build 39:
==> flow/design.v (excerpt) <==
module cpu(
    input clk,
    input reset,
    output [7:0] address,
    input [7:0] from_memory,
    output write,
    output [7:0] to_memory
);
    wire        IR_Load;
    wire [7:0]  IR;
    wire        MAR_Load;
    wire        PC_Load;
    wire        PC_Inc;
    wire [3:0]  ALU_Sel;
    wire [3:0]  CCR_Result;
    wire        CCR_Load;
    wire [2:0]  Bus2_Sel;
    wire [1:0]  Bus1_Sel;
    wire [7:0]  immediate_value;
    wire [7:0]  address_value;
    wire        ALU_B_Sel;
    wire        addr_sel;        
    wire [3:0] reg_read_addr_A, reg_read_addr_B, reg_write_addr;
    wire [7:0] reg_read_data_A, reg_read_data_B, reg_write_data;
    wire reg_write_enable;
    wire [7:0] alu_result;
    wire [3:0] NZVC;
    control_unit control_unit1 (
        .clk(clk),
        .reset(reset),
        .IR_Load(IR_Load),
        .IR(IR),
        .MAR_Load(MAR_Load),
        .PC_Load(PC_Load),
        .PC_Inc(PC_Inc),
        .reg_read_addr_A(reg_read_addr_A),
        .reg_read_addr_B(reg_read_addr_B),
        .reg_write_addr(reg_write_addr),
        .reg_write_enable(reg_write_enable),
        .ALU_Sel(ALU_Sel),
        .CCR_Result(CCR_Result),
        .CCR_Load(CCR_Load),
        .Bus2_Sel(Bus2_Sel),
        .Bus1_Sel(Bus1_Sel),
        .ALU_B_Sel(ALU_B_Sel),
        .write(write),
        .from_memory(from_memory),
        .immediate_out(immediate_value),
  ...
Settings: LEC_CHECK=0, ABC_AREA=0, CAP_MARGIN=20, CELL_PAD_IN_SITES_GLOBAL_PLACEMENT=0, CORE_ASPECT_RATIO=0.5, CORE_MARGIN=2, CORE_UTILIZATION=63, CTS_CLUSTER_DIAMETER=221, CTS_CLUSTER_SIZE=99, MAX_ROUTING_LAYER=met4, MIN_ROUTING_LAYER=met1, PLACE_DENSITY=0.35, SLEW_MARGIN=20, TNS_END_PERCENT=10; clock period 5.33 ns.
run.sh (not shown) runs the stock make flow with config.mk's settings and CLKGATE_MAP_FILE=.
Build 39 did not stop at any stage, and its layout met the timing, design-rule and antenna checks.
### build 39 -> build 95
Settings: TNS_END_PERCENT no longer set, was 10; CTS_CLUSTER_DIAMETER now 176, was 221; CORE_UTILIZATION now 72, was 63; CORE_ASPECT_RATIO no longer set, was 0.5; PLACE_DENSITY now 0.41, was 0.35; SETUP_SLACK_MARGIN now -0.26, previously not set; the clock period (ns, I/O delays scaled along) now 3.48, was 5.33.
Results
Build 95 never completed, since it errored out during clock tree synthesis (4_1_cts).
On placement-stage worst setup slack, the lower figure sits with build 95, not build 39.
Of the two candidates, build 39 has the worse die area and build 95 the better one.
The total cell area at the placement stage in build 39 is 0.882 times that in build 95.
Count of cell types in the netlist came out exactly the same in build 39 and build 95.
Relative to build 39, area inside the core boundary has decreased by about 12% in build 95.
Input changes introduced in build 79 (baseline for comparison: build 95):
Settings: an added TNS_END_PERCENT of 10; a change of PLACE_DENSITY from 0.41 to 0.86; an added CORE_ASPECT_RATIO of 0.5; a deleted SETUP_SLACK_MARGIN that had been -0.26; a change of CORE_UTILIZATION from 72 to 51; a change of CTS_CLUSTER_DIAMETER from 176 to 221; a change of the clock period (ns, I/O delays scaled along) from 3.48 to 5.33.
[summary]
Build 79 finished every stage and its layout cleared the timing, design-rule and antenna checks.
Reported for build 95 and build 79, share of synthesized cell area in and-or and or-and compound cells turned out identical to the last digit.
Build 95 -> build 79: synthesized area delta 0, exact match
[compare] base=build 95 new=build 79: overall die area went up, number of standard-cell rows in the floorplan went down.
> inputs changed (build 79 -> build 25)
Settings: CORE_UTILIZATION: 51 -> 72; PLACE_DENSITY_LB_ADDON: unset -> 0.15; PLACE_DENSITY: 0.86 -> unset; CTS_CLUSTER_DIAMETER: 221 -> unset; CORE_ASPECT_RATIO: 0.5 -> unset; TNS_END_PERCENT: 10 -> unset; SETUP_SLACK_MARGIN: unset -> -0.26; the clock period (ns, I/O delays scaled along): 5.33 -> 3.48.
### Flow results
Build 25 did not run to completion, as it errored out during clock tree synthesis (4_1_cts).
Comparing build 25 against build 79, there is no change at all in area fraction in and, or, nand and nor cells.
Changes observed in build 25 relative to build 79: starting utilization of the core area now sits higher, distinct cell type count after synthesis now sits at about the same level.
From build 79 to build 25, share of cell area taken by muxes after synthesis did not move at all.
Total half-perimeter wirelength after legalization and detailed placement, build 25 vs build 79: up by more than 10%
Global placement routability congestion delta for build 25 relative to build 79: about 7% higher
Build 25 ends up with higher instance area at placement than build 79 does.
Going from build 79 to build 25, total number of placement rows increased about 20%, die outline height increased 18%, number of placed instances, taps included increased 84.
